## cordic_magphase
module cordic_magphase #(
    parameter integer INPUT_WIDTH      = 16,
    parameter integer INT_WIDTH        = 32,
    parameter integer ITERATIONS       = 32,
    parameter integer GAIN_FRAC_BITS   = 28,
    parameter integer OUTPUT_FRAC_BITS = 14
) (
    input  wire                          clk,
    input  wire                          rst_n,
    input  wire                          start,
    input  wire signed [INPUT_WIDTH-1:0] x_in,
    input  wire signed [INPUT_WIDTH-1:0] y_in,
    output reg                           busy,
    output reg                           done,
    output reg  signed [INT_WIDTH-1:0]   magnitude,
    output reg  signed [INT_WIDTH-1:0]   phase
);
For scale: ~3600 cells after synthesis, about 160 flip-flops, roughly 100 I/O pins.
clock: 7.91 ns
lec_check: 0
cap_margin: 20
cell_pad_in_sites_detail_placement: 0
cell_pad_in_sites_global_placement: 0
core_aspect_ratio: 0.85
core_margin: 5
core_utilization: 54
cts_cluster_diameter: 170
slew_margin: 20
run.sh (not shown) runs the stock make flow with config.mk's settings and CLKGATE_MAP_FILE=.
Rerun with:
CORE_MARGIN = 4   (was 5)
PLACE_DENSITY_LB_ADDON = 0.16   (was default)
clock period = 7.16 ns   (was 7.91 ns; I/O delays follow)
=>
- The new run completed, yet does not pass: setup timing
- clock-buffer cell count rose by 1
- worst setup slack loses 0.45 ns
- routed wire length rose by 8.2%
- hold slack gains 0.030 ns
- non-clock buffer count rose by 414
- first-iteration DRC count rose by 7.2%
- cell area rose by 14%
- maximum frequency rose by 4.1%
- via count rose by 7.5%
- die size fell by 1.6%
Rerun with:
CORE_MARGIN = 2   (was 4)
CORE_UTILIZATION = 68   (was 54)
CTS_CLUSTER_DIAMETER = 36   (was 170)
CTS_CLUSTER_SIZE = 35   (was default)
PLACE_DENSITY_LB_ADDON = 0.28   (was 0.16)
The changed run reached the layout checks and failed them: capacitance limit, slew limit, setup timing.
Fmax went down by 22%.
Setup slack is worse by 2.1 ns.
Count of clock-buffer cells in the layout stays the same.
Routed wire length went up by 31%.
Via count went up by 16%.
Clock skew went up by 0.0031 ns.
Core utilization went up by 18 points.
Non-clock buffer count went down by 87.
Rerun with:
CORE_UTILIZATION = 64   (was 68)
CTS_CLUSTER_SIZE = default   (was 35)
PLACE_DENSITY_LB_ADDON = 0.16   (was 0.28)
What happened: With this change the flow completed and failed the layout checks on setup timing; fmax increases by 22%; cell count increases by 1.3%; global-route usage decreases by 6.7 points; non-clock buffer count increases by 46; die area increases by 6.1%; clock skew decreases by 0.0046 ns; first-iteration DRC count decreases by 37%.

========
## v31
Starting RTL as in the previous note.
make LEC_CHECK=0 CAP_MARGIN=20 CORE_MARGIN=2 CORE_UTILIZATION=72 CTS_CLUSTER_DIAMETER=199 CTS_CLUSTER_SIZE=28 HOLD_SLACK_MARGIN=-0.08 MAX_ROUTING_LAYER=met4 PLACE_DENSITY_LB_ADDON=0.11 SETUP_SLACK_MARGIN=4.0 SLEW_MARGIN=40 finish   # period 13.7 ns
[inputs] v10 vs v31
- a deleted PLACE_DENSITY_LB_ADDON that had been 0.11
- a change of SLEW_MARGIN from 40 to 20
- a change of SETUP_SLACK_MARGIN from 4.0 to 0.71
==> comparison <==
Final wirelength went up slightly going from v31 to v10. From v31 to v10 the numbers moved as follows: global-route usage neither gained nor lost much, routed via count neither gained nor lost much, final cell count neither gained nor lost much, sequential share of cell area neither gained nor lost much. Going from v31 to v10, met3 usage now sits higher. Comparing v31 with v10, the clock latency at the later pin of the worst-skew pair came out essentially unchanged. Re unique cell type count in the Yosys netlist: no difference whatsoever between v10 and v31. From v31 to v10 the numbers moved as follows: placement-stage cell area closely matched the old numbers, net count of the finished layout now sits at about the same level.
Modified inputs, v42 compared to v10
- HOLD_SLACK_MARGIN no longer set, was -0.08
- CTS_CLUSTER_DIAMETER no longer set, was 199
- SETUP_SLACK_MARGIN now 2.39, was 0.71
- PLACE_DENSITY_LB_ADDON now 0.01, previously not set
- CTS_CLUSTER_SIZE now 49, was 28
- TNS_END_PERCENT now 5, previously not set
- the clock period (ns, I/O delays scaled along) now 8.45, was 13.7
### Flow results
- When the final numbers for v42 and v10 were put side by side, the fmax turned out to be greater in v42.
- Number of global-route vias before repair: v42 vs v10 up about 4.6%
- In the flow results for v42 and v10, the number of post-CTS setup repair buffers is larger on v42.
- Going from v10 to v42, filler cell count shrank by more than 10%.
- v10 ended up with fewer cell instances than v42 did.
- Sequential share of layout area for v42 is lower than for v10.
- The standard cells in v42 occupy more silicon area than those in v10 do.
- Re register cell area after layout: v42 is 0.47% up on v10.
For v32, these inputs were changed with respect to v42:
- clearing MAX_ROUTING_LAYER, which used to be met4
- clearing TNS_END_PERCENT, which used to be 5
- clearing PLACE_DENSITY_LB_ADDON, which used to be 0.01
- swapping 72 for 59 in CORE_UTILIZATION
- clearing CTS_CLUSTER_SIZE, which used to be 49
- swapping 2.39 for 3.75 in SETUP_SLACK_MARGIN
- swapping 8.45 for 13.6 in the clock period (ns, I/O delays scaled along)
Notes after the runs:
- First-pass iteration count of the detailed router (lower): v32
- v32 -> v42: cell count after synthesis flat
- In the flow results for v42 and v32, the register-to-register slack is larger on v32.
- v42 -> v32: chip area increased by more than 10%
- v32 ends up with higher largest net degree at the start of global routing than v42 does.
- Setup slack, v42 and v32: larger value in v32
- In v32, via count is lower than in v42.
- Tap cell count, v42 and v32: lower on v42
- Area of the multi-input gates (v42 / v32): 1.07
- Between v42 and v32, the summed instance area of the synthesized netlist does not differ in any meaningful way.
- Between v32 and v42, it is v32 whose pre-CTS worst setup slack is higher, by 4.05 ns.
Input-level comparison between v7 and v32:
- CORE_UTILIZATION changed from 59 to 68
- CTS_CLUSTER_SIZE newly set to 100
- ABC_AREA newly set to 1
- SETUP_SLACK_MARGIN removed (was 3.75)
- CTS_CLUSTER_DIAMETER newly set to 352
- the clock period (ns, I/O delays scaled along) changed from 13.6 to 18.8
Notes after the runs:
- The maximum fanout along the worst path of v7 exceeds that of v32 by about 65%.
- Sort v32 and v7 by tightest hold margin, ascending, and v7 comes first.
- v7: all stages complete, timing, DRC and antenna checks passed
- Re total of clock buffers placed in the layout: v7 is 2 up on v32.
- Logic gate fraction of the total cell area on v7 is down relative to v32.

========
cordic_magphase again, from the RTL that the note above started with.
Design cordic_magphase, start of the top module:
module cordic_magphase #(
    parameter integer INPUT_WIDTH      = 16,
    parameter integer INT_WIDTH        = 32,
    parameter integer ITERATIONS       = 32,
    parameter integer GAIN_FRAC_BITS   = 28,
    parameter integer OUTPUT_FRAC_BITS = 14
) (
    input  wire                          clk,
    input  wire                          rst_n,
    input  wire                          start,
    input  wire signed [INPUT_WIDTH-1:0] x_in,
    input  wire signed [INPUT_WIDTH-1:0] y_in,
    output reg                           busy,
    output reg                           done,
    output reg  signed [INT_WIDTH-1:0]   magnitude,
    output reg  signed [INT_WIDTH-1:0]   phase
);
==> flow/config.mk <==
export PLATFORM = sky130hd
export DESIGN_NAME = cordic_magphase
export DESIGN_NICKNAME = cordic_magphase
export VERILOG_FILES = /design/flow/design.v
export SDC_FILE = /design/flow/constraint.sdc
export NUM_CORES = 4
export LEC_CHECK = 0
export CAP_MARGIN = 5
export CORE_MARGIN = 2
export CORE_UTILIZATION = 40
export MAX_ROUTING_LAYER = met4
export SETUP_SLACK_MARGIN = 3.97
export SLEW_MARGIN = 20
export TNS_END_PERCENT = 30
==> flow/constraint.sdc <==
create_clock -name core_clock -period 20.0 [get_ports {clk}]
set_input_delay 4.0000 -clock core_clock [delete_from_list [all_inputs] [get_ports {clk}]]
set_output_delay 4.0000 -clock core_clock [all_outputs]
set_load 0.01 [all_outputs]
The first run produced a clean layout.
Then changed:
--- a/flow/config.mk
+++ b/flow/config.mk
@@ -7,8 +7,12 @@
 export LEC_CHECK = 0
 export CAP_MARGIN = 5
+export CELL_PAD_IN_SITES_GLOBAL_PLACEMENT = 3
 export CORE_MARGIN = 2
 export CORE_UTILIZATION = 40
+export CTS_CLUSTER_SIZE = 94
+export GPL_TIMING_DRIVEN = 0
 export MAX_ROUTING_LAYER = met4
-export SETUP_SLACK_MARGIN = 3.97
+export PLACE_DENSITY_LB_ADDON = 0.1
+export SETUP_SLACK_MARGIN = 2.19
 export SLEW_MARGIN = 20
-export TNS_END_PERCENT = 30
+export TNS_END_PERCENT = 75
Clock-buffer cell count does not change.
Via count is higher by a few percent.
Die area is unchanged.
Wire length is higher by a quarter to a third.
Global-route usage is higher by 8.2 points.
Then changed:
==> flow/config.mk (replaced) <==
export PLATFORM = sky130hd
export DESIGN_NAME = cordic_magphase
export DESIGN_NICKNAME = cordic_magphase
export VERILOG_FILES = /design/flow/design.v
export SDC_FILE = /design/flow/constraint.sdc
export NUM_CORES = 4
export LEC_CHECK = 0
export CAP_MARGIN = 20
export CORE_MARGIN = 2
export CORE_UTILIZATION = 27
export SLEW_MARGIN = 20
==> flow/constraint.sdc (replaced) <==
create_clock -name core_clock -period 10.7 [get_ports {clk}]
set_input_delay 2.1400 -clock core_clock [delete_from_list [all_inputs] [get_ports {clk}]]
set_output_delay 2.1400 -clock core_clock [all_outputs]
set_load 0.01 [all_outputs]
Result: Core utilization goes down by 14 points; cell area went up slightly; global-route usage went down by 16 points.
Then changed:
--- a/flow/config.mk
+++ b/flow/config.mk
@@ -6,6 +6,10 @@
 export NUM_CORES = 4
 export LEC_CHECK = 0
+export ABC_AREA = 1
 export CAP_MARGIN = 20
 export CORE_MARGIN = 2
-export CORE_UTILIZATION = 27
+export CORE_UTILIZATION = 72
+export CTS_CLUSTER_DIAMETER = 352
+export CTS_CLUSTER_SIZE = 100
+export SETUP_SLACK_MARGIN = -0.94
 export SLEW_MARGIN = 20
==> flow/constraint.sdc (replaced) <==
create_clock -name core_clock -period 18.8 [get_ports {clk}]
set_input_delay 3.7600 -clock core_clock [delete_from_list [all_inputs] [get_ports {clk}]]
set_output_delay 3.7600 -clock core_clock [all_outputs]
set_load 0.01 [all_outputs]
Outcome:
- maximum frequency came out lower by 6.0%
- cell count grows by 12%
- setup slack gets better by 7500 ps
Then changed:
==> flow/config.mk (replaced) <==
export PLATFORM = sky130hd
export DESIGN_NAME = cordic_magphase
export DESIGN_NICKNAME = cordic_magphase
export VERILOG_FILES = /design/flow/design.v
export SDC_FILE = /design/flow/constraint.sdc
export NUM_CORES = 4
export LEC_CHECK = 0
export CAP_MARGIN = 20
export CORE_MARGIN = 2
export CORE_UTILIZATION = 40
export SLEW_MARGIN = 20
==> flow/constraint.sdc (replaced) <==
create_clock -name core_clock -period 20.0 [get_ports {clk}]
set_input_delay 4.0000 -clock core_clock [delete_from_list [all_inputs] [get_ports {clk}]]
set_output_delay 4.0000 -clock core_clock [all_outputs]
set_load 0.01 [all_outputs]
After rerunning:
- worst setup slack gets worse by 48 ps
- routed wire length is lower by 15%
- final cell count is lower by 20%
- critical path depth is lower by 27
- hold slack gets better by 6.7 ps
- utilization is lower by 33 points
- design area is lower by 5.9%
- clock-buffer cell count is lower by 2
Then changed:
--- a/flow/config.mk
+++ b/flow/config.mk
@@ -6,6 +6,12 @@
 export NUM_CORES = 4
 export LEC_CHECK = 0
-export CAP_MARGIN = 20
+export CAP_MARGIN = 5
+export CELL_PAD_IN_SITES_GLOBAL_PLACEMENT = 3
 export CORE_MARGIN = 2
 export CORE_UTILIZATION = 40
+export GPL_TIMING_DRIVEN = 0
+export MAX_ROUTING_LAYER = met4
+export PLACE_DENSITY_LB_ADDON = 0.1
+export SETUP_SLACK_MARGIN = 3.97
 export SLEW_MARGIN = 20
+export TNS_END_PERCENT = 30
After rerunning:
- synthesized cell count stays the same
- worst setup slack gets worse by 2000 ps
- routed wire length went up by 34%
- critical path depth went up by 20
- via count went up by 6.2%
- first-iteration DRC count went up by 11%
- maximum frequency went down by 16%
- die size stays the same
- design area went up by 1.4%
- clock-buffer cell count went down by 1

========
== the previous run ==
Starting RTL as in the previous note.
## cordic_magphase
module cordic_magphase #(
    parameter integer INPUT_WIDTH      = 16,
    parameter integer INT_WIDTH        = 32,
    parameter integer ITERATIONS       = 32,
    parameter integer GAIN_FRAC_BITS   = 28,
    parameter integer OUTPUT_FRAC_BITS = 14
) (
    input  wire                          clk,
    input  wire                          rst_n,
    input  wire                          start,
    input  wire signed [INPUT_WIDTH-1:0] x_in,
    input  wire signed [INPUT_WIDTH-1:0] y_in,
    output reg                           busy,
    output reg                           done,
    output reg  signed [INT_WIDTH-1:0]   magnitude,
    output reg  signed [INT_WIDTH-1:0]   phase
);
clock: 6.44 ns
lec_check: 0
abc_area: 1
cap_margin: 0
cell_pad_in_sites_detail_placement: 2
cell_pad_in_sites_global_placement: 0
core_aspect_ratio: 0.73
core_margin: 10
core_utilization: 71
cts_cluster_diameter: 112
max_routing_layer: met5
min_routing_layer: met2
place_density_lb_addon: 0.11
setup_slack_margin: 0.49
slew_margin: 20
tns_end_percent: 80
The previous run did not run to completion, as it errored out during 3_5_place_dp.
The following lists how the current run was set up differently from the previous run:
# the previous run
export LEC_CHECK = 0
export ABC_AREA = 1
export CAP_MARGIN = 0
export CELL_PAD_IN_SITES_DETAIL_PLACEMENT = 2
export CELL_PAD_IN_SITES_GLOBAL_PLACEMENT = 0
export CORE_ASPECT_RATIO = 0.73
export CORE_MARGIN = 10
export CORE_UTILIZATION = 71
export CTS_CLUSTER_DIAMETER = 112
export MAX_ROUTING_LAYER = met5
export MIN_ROUTING_LAYER = met2
export PLACE_DENSITY_LB_ADDON = 0.11
export SETUP_SLACK_MARGIN = 0.49
export SLEW_MARGIN = 20
export TNS_END_PERCENT = 80
create_clock -name core_clock -period 6.44 [get_ports {clk}]
# the current run
export LEC_CHECK = 0
export CAP_MARGIN = 20
export CELL_PAD_IN_SITES_DETAIL_PLACEMENT = 1
export CELL_PAD_IN_SITES_GLOBAL_PLACEMENT = 3
export CORE_ASPECT_RATIO = 0.85
export CORE_MARGIN = 10
export CORE_UTILIZATION = 19
export CTS_CLUSTER_DIAMETER = 170
export SLEW_MARGIN = 20
create_clock -name core_clock -period 6.44 [get_ports {clk}]
### Flow results
- None of the runs the current run and the previous run ends with a clean layout.
- The current run ran in full, but the layout does not pass; the checks complain about negative setup slack.
- Compared with the previous run, in the current run multiplexer share of the synthesized area up 6.9 points; die size up about 220%; average footprint of a synthesized cell up about 30%; chip area line of the yosys report down 2800 um^2; netlist area before placement down about 9%.
- Higher last weighted congestion value of the routability-driven placer was reported by the previous run, not the current run.
- Cell count listed in synth_stat.txt (the current run over the previous run): decrease, 1510
- The current run against the previous run: xor and xnor area share after synthesis went up; count of mapped cells out of synthesis now sits lower.
- In the current run, the post-synthesis adder-cell area fraction came out 2.3 points above the value in the previous run.

========
job 101:
Starting RTL as in the previous note.
make LEC_CHECK=0 ABC_AREA=1 CAP_MARGIN=20 CELL_PAD_IN_SITES_DETAIL_PLACEMENT=0 CELL_PAD_IN_SITES_GLOBAL_PLACEMENT=3 CORE_ASPECT_RATIO=0.5 CORE_MARGIN=10 CORE_UTILIZATION=39 CTS_CLUSTER_DIAMETER=304 CTS_CLUSTER_SIZE=98 GPL_ROUTABILITY_DRIVEN=0 GPL_TIMING_DRIVEN=0 PLACE_DENSITY=0.37 SETUP_SLACK_MARGIN=-0.64 SLEW_MARGIN=20 TNS_END_PERCENT=15 finish   # period 6.44 ns
Although job 101 finished all stages, its layout failed final checks on setup timing.
### job 101 -> job 102
==> flow/config.mk <==
export PLATFORM = sky130hd
export DESIGN_NAME = cordic_magphase
export DESIGN_NICKNAME = cordic_magphase
export VERILOG_FILES = /design/flow/design.v
export SDC_FILE = /design/flow/constraint.sdc
export NUM_CORES = 4
export LEC_CHECK = 0
export CAP_MARGIN = 20
export CELL_PAD_IN_SITES_DETAIL_PLACEMENT = 2
export CELL_PAD_IN_SITES_GLOBAL_PLACEMENT = 3
export CORE_ASPECT_RATIO = 0.85
export CORE_MARGIN = 10
export CORE_UTILIZATION = 19
export CTS_CLUSTER_DIAMETER = 112
export MIN_ROUTING_LAYER = met2
export SETUP_SLACK_MARGIN = 0.49
export SLEW_MARGIN = 20
export TNS_END_PERCENT = 80
[summary]
Layout checks on job 102: not met. Flow itself completed; violations: setup timing.
In job 102 the die area turned out 80% higher than in job 101.
In the tables for job 101 and job 102, portion of the post-synthesis area used by sequential elements reads higher with job 102.
Going from job 101 to job 102, initial antenna violation count shrank by 4.
Changes observed in job 102 relative to job 101: fraction of area in registers down 2.1 points, final critical-path required period up 0.76 ns, number of tapcells up 1,006.
Setup changes, job 102 to job 103
==> flow/config.mk <==
export PLATFORM = sky130hd
export DESIGN_NAME = cordic_magphase
export DESIGN_NICKNAME = cordic_magphase
export VERILOG_FILES = /design/flow/design.v
export SDC_FILE = /design/flow/constraint.sdc
export NUM_CORES = 4
export LEC_CHECK = 0
export ABC_AREA = 0
export CAP_MARGIN = 20
export CELL_PAD_IN_SITES_DETAIL_PLACEMENT = 1
export CELL_PAD_IN_SITES_GLOBAL_PLACEMENT = 3
export CORE_ASPECT_RATIO = 0.73
export CORE_MARGIN = 10
export CORE_UTILIZATION = 71
export CTS_CLUSTER_DIAMETER = 367
export MAX_ROUTING_LAYER = met5
export MIN_ROUTING_LAYER = met1
export PLACE_DENSITY_LB_ADDON = 0.11
export SETUP_SLACK_MARGIN = 0.49
export SLEW_MARGIN = 20
export TNS_END_PERCENT = 80
==> results <==
- Compared job 103 against job 102; per-instance average area after synthesis within noise.
- Die size delta for job 103 relative to job 102: 71% lower
- Looking at job 102 and job 103, the simple logic cell fraction of the synthesized area is a wash.
- Summary of job 103 over job 102: die width decreased by 42% relative to the old numbers, cell area after technology mapping closely matched the old numbers.
- Comparing job 103 against job 102, there is no change at all in multiplexer share of the synthesized area.
- Going from job 102 to job 103, placeable core area shows a reduction of about 70%; starting utilization of the core area shows an increase of 53 points; post-synthesis register bit count shows no meaningful change.
- Of job 102 and job 103, the lower floorplan row count belongs to job 103.
- Job 103 got as far as global placement without I/O, where a tool error ended the run.
Here is what was changed in the inputs of job 104 compared with job 103.
==> flow/config.mk <==
export PLATFORM = sky130hd
export DESIGN_NAME = cordic_magphase
export DESIGN_NICKNAME = cordic_magphase
export VERILOG_FILES = /design/flow/design.v
export SDC_FILE = /design/flow/constraint.sdc
export NUM_CORES = 4
export LEC_CHECK = 0
export ABC_AREA = 1
export CAP_MARGIN = 20
export CELL_PAD_IN_SITES_DETAIL_PLACEMENT = 0
export CELL_PAD_IN_SITES_GLOBAL_PLACEMENT = 3
export CORE_ASPECT_RATIO = 0.85
export CORE_MARGIN = 10
export CORE_UTILIZATION = 25
export CTS_CLUSTER_DIAMETER = 170
export CTS_CLUSTER_SIZE = 88
export GPL_TIMING_DRIVEN = 0
export SLEW_MARGIN = 20
export TNS_END_PERCENT = 40
Notes after the runs:
[job 104] flow finished | final checks: failed | reasons: setup timing
Comparing job 104 and job 103, the higher compound-cell area share of the yosys netlist was measured on job 103.
In the flow results for job 104 and job 103, the area of the die is larger on job 104.
For synthesized cell count, dividing the value from job 104 by the value from job 103 gives 1.4.
Placeable core region: job 104 > job 103
Post-synthesis mux area share in job 104 is 6.9 points below job 103.
When job 104 is measured against job 103, its mapped cell area turns out 9.3% higher.
| sequential share of the synthesized area | job 104 vs job 103 | 1.1 points lower |
Average cell area after synthesis (lower): job 104
[compare] base=job 103 new=job 104: vertical extent of the die increased 81%; number of distinct library cell variants in the gate-level netlist after synthesis shrank by 51; summed standard-cell area reported by yosys now sits higher.
